Design PMPD, start of the top module:
module PMPD(
    input wire clk,
    input wire rst_n,
    input wire sclk,
    input wire mosi,
    input wire ss,
    output wire miso,            
    output wire drive
);
    wire [63:0] state_buffer;
    wire pm;
    wire [15:0] rate_inst;
    wire [15:0] rate_avg;
    wire [7:0] bpm_short_avg;
    wire [7:0] bpm_long_avg;
    wire [5:0] rr_short_avg;
    wire [5:0] rr_long_avg;
    wire pedal_flag;
    wire expression_flag;
    wire bpm_flag;
    wire rr_flag;
    spi_8byte spi (
        .clk(clk),
        .rst_n(rst_n),
        .sclk(sclk),
        .mosi(mosi),
        .ss(ss), 
        .miso(miso), 
        .pm(pm),
        .rate_inst(rate_inst),
        .rate_avg(rate_avg),
        .bpm_short_avg(bpm_short_avg),
        .bpm_long_avg(bpm_long_avg),
        .rr_short_avg(rr_short_avg),
        .rr_long_avg(rr_long_avg),
        .pedal_flag(pedal_flag),
        .expression_flag(expression_flag),
        .bpm_flag(bpm_flag),
        .rr_flag(rr_flag),
        .rx_data(state_buffer)
    );
    wire tick_1hz;
    wire tick_10hz;
    multi_clock_divider prescaler(
        .clk(clk),
        .rst_n(rst_n),
        .tick_1hz(tick_1hz),
        .tick_10hz(tick_10hz)
    );
    check_pedal check_pedal(
        .clk(clk),
        .rst_n(rst_n),
        .tick_10hz(tick_10hz),
        .pedal_buffer(state_buffer[31:24]),
        .pedal_flag(pedal_flag),
        .rate_inst(rate_inst),
        .rate_avg(rate_avg)
    );
    check_expression check_expression(
        .clk(clk),
        .rst_n(rst_n),
        .expression_buffer(state_buffer[23:16]),
        .expression_flag(expression_flag)        
    );
    check_bpm check_bpm(
        .clk(clk),
        .rst_n(rst_n),
        .tick_10hz(tick_10hz),
        .bpm_buffer(state_buffer[15:8]),
        .bpm_flag(bpm_flag),
        .short_avg(bpm_short_avg),
        .long_avg(bpm_long_avg)
    );
    check_respiration check_respiration(
        .clk(clk),
        .rst_n(rst_n),
        .tick_1hz(tick_1hz),
        .rr_buffer(state_buffer[7:0]),
        .rr_flag(rr_flag),
        .short_avg(rr_short_avg),
        .long_avg(rr_long_avg)
    );
    drive_device drive_device(
        .clk(clk),
        .rst_n(rst_n),
  ...
Size in the first run: ~5900 cells after synthesis, ~1900 flip-flops, roughly 0.082 mm^2 of cells after synthesis.
clock: 4.91 ns
lec_check: 0
abc_area: 0
cap_margin: 20
core_margin: 2
core_utilization: 72
cts_cluster_size: 31
setup_slack_margin: 1.4
slew_margin: 20
run.sh (not shown) runs the stock make flow with config.mk's settings and CLKGATE_MAP_FILE=.
The baseline completed and failed the layout checks on setup timing.
Rerun with:
- ABC_AREA: 0 -> default
- CORE_UTILIZATION: 72 -> 17
- CTS_CLUSTER_SIZE: 31 -> default
- SETUP_SLACK_MARGIN: 1.4 -> default
- clock period: 4.91 -> 13.0 ns (I/O delays scaled with it)
Effect: This time the run completed with no timing, DRC or antenna violations; via count went down by a few percent; count of clock-buffer cells in the layout went up by 58; hold slack improves by 0.20 ns; sequential power went down by well over a third; synthesized area is unchanged; final area went up by a few percent; setup slack improves by 6.9 ns; die size went up to 4.2 times its value; total power went down by well over a third; clock skew went up by 0.029 ns; first-iteration DRC count went down by a few percent.

PMPD again, from the RTL that the note above started with.
make LEC_CHECK=0 CAP_MARGIN=0 CELL_PAD_IN_SITES_GLOBAL_PLACEMENT=2 CORE_ASPECT_RATIO=0.8 CORE_MARGIN=9 CORE_UTILIZATION=70 GPL_ROUTABILITY_DRIVEN=0 GPL_TIMING_DRIVEN=0 HOLD_SLACK_MARGIN=-0.09 MAX_ROUTING_LAYER=met4 SLEW_MARGIN=30 TNS_END_PERCENT=15 finish   # period 12.8 ns
The baseline stopped in 3_1_place_gp_skip_io (GPL-0301).
==> next run, changes <==
==> flow/config.mk (replaced) <==
export PLATFORM = sky130hd
export DESIGN_NAME = PMPD
export DESIGN_NICKNAME = PMPD
export VERILOG_FILES = /design/flow/design.v
export SDC_FILE = /design/flow/constraint.sdc
export NUM_CORES = 4
export LEC_CHECK = 0
export CAP_MARGIN = 20
export CORE_ASPECT_RATIO = 0.8
export CORE_MARGIN = 2
export CORE_UTILIZATION = 30
export GPL_TIMING_DRIVEN = 0
export SLEW_MARGIN = 30
export TNS_END_PERCENT = 25
==> flow/constraint.sdc (replaced) <==
create_clock -name core_clock -period 10.0 [get_ports {clk}]
set_input_delay 2.0000 -clock core_clock [delete_from_list [all_inputs] [get_ports {clk}]]
set_output_delay 2.0000 -clock core_clock [all_outputs]
set_load 0.01 [all_outputs]
What happened: The changed run completed without violations. Synthesized area is unchanged. Die size goes up by well over a third. Synthesized cell count is unchanged.
==> next run, changes <==
==> flow/config.mk (replaced) <==
export PLATFORM = sky130hd
export DESIGN_NAME = PMPD
export DESIGN_NICKNAME = PMPD
export VERILOG_FILES = /design/flow/design.v
export SDC_FILE = /design/flow/constraint.sdc
export NUM_CORES = 4
export LEC_CHECK = 0
export CAP_MARGIN = 20
export CORE_MARGIN = 2
export CORE_UTILIZATION = 67
export CTS_CLUSTER_SIZE = 23
export SLEW_MARGIN = 20
==> flow/constraint.sdc (replaced) <==
create_clock -name core_clock -period 4.45 [get_ports {clk}]
set_input_delay 0.8900 -clock core_clock [delete_from_list [all_inputs] [get_ports {clk}]]
set_output_delay 0.8900 -clock core_clock [all_outputs]
set_load 0.01 [all_outputs]
=> This time the run finished with setup timing left; clock-buffer cell count increases by 5; sequential power increases by 120%; maximum frequency increases by 26%; synthesized area stays the same; non-clock buffer count increases by 194; clock power increases by 110%; via count hardly moves; register-to-register slack is worse by 3.9 ns; cell count decreases by 18%; die size decreases by 55%.
==> next run, changes <==
--- a/flow/config.mk
+++ b/flow/config.mk
@@ -8,5 +8,7 @@
 export CAP_MARGIN = 20
 export CORE_MARGIN = 2
-export CORE_UTILIZATION = 67
-export CTS_CLUSTER_SIZE = 23
+export CORE_UTILIZATION = 69
+export CTS_CLUSTER_SIZE = 47
+export GPL_ROUTABILITY_DRIVEN = 1
+export SETUP_SLACK_MARGIN = 0.12
 export SLEW_MARGIN = 20
==> flow/constraint.sdc (replaced) <==
create_clock -name core_clock -period 5.33 [get_ports {clk}]
set_input_delay 1.0660 -clock core_clock [delete_from_list [all_inputs] [get_ports {clk}]]
set_output_delay 1.0660 -clock core_clock [all_outputs]
set_load 0.01 [all_outputs]
What happened: The new run ran to the end with violations: setup timing. Cell area went down by 0.84%. Non-clock buffer count is lower by 47. Wire length came out lower by 0.65%. Worst setup slack is better by 0.86 ns. Global-route usage went up by 0.43 points. Flip-flop count stays the same. Worst hold slack gains 0.22 ns. Maximum frequency fell by 0.35%. Core utilization rises by 1.7 points. Clock-buffer cell count falls by 22. Synthesized cell count is unchanged.
==> next run, changes <==
--- a/flow/config.mk
+++ b/flow/config.mk
@@ -7,8 +7,10 @@
 export LEC_CHECK = 0
 export CAP_MARGIN = 20
-export CORE_MARGIN = 2
-export CORE_UTILIZATION = 69
+export CORE_MARGIN = 6
+export CORE_UTILIZATION = 22
 export CTS_CLUSTER_SIZE = 47
 export GPL_ROUTABILITY_DRIVEN = 1
+export HOLD_SLACK_MARGIN = -0.08
+export PLACE_DENSITY_LB_ADDON = 0.14
 export SETUP_SLACK_MARGIN = 0.12
 export SLEW_MARGIN = 20
==> flow/constraint.sdc (replaced) <==
create_clock -name core_clock -period 8.41 [get_ports {clk}]
set_input_delay 1.6820 -clock core_clock [delete_from_list [all_inputs] [get_ports {clk}]]
set_output_delay 1.6820 -clock core_clock [all_outputs]
set_load 0.01 [all_outputs]
This time the run finished with timing, DRC and antenna clean.
Total power drops by a quarter to a third.
Fmax fell by roughly a tenth.
Synthesized cell count stays the same.
Die area increases to 3.2 times its value.
Hold slack is better by 0.038 ns.
No activity file was given, so power comes from the tool's default toggle rates.
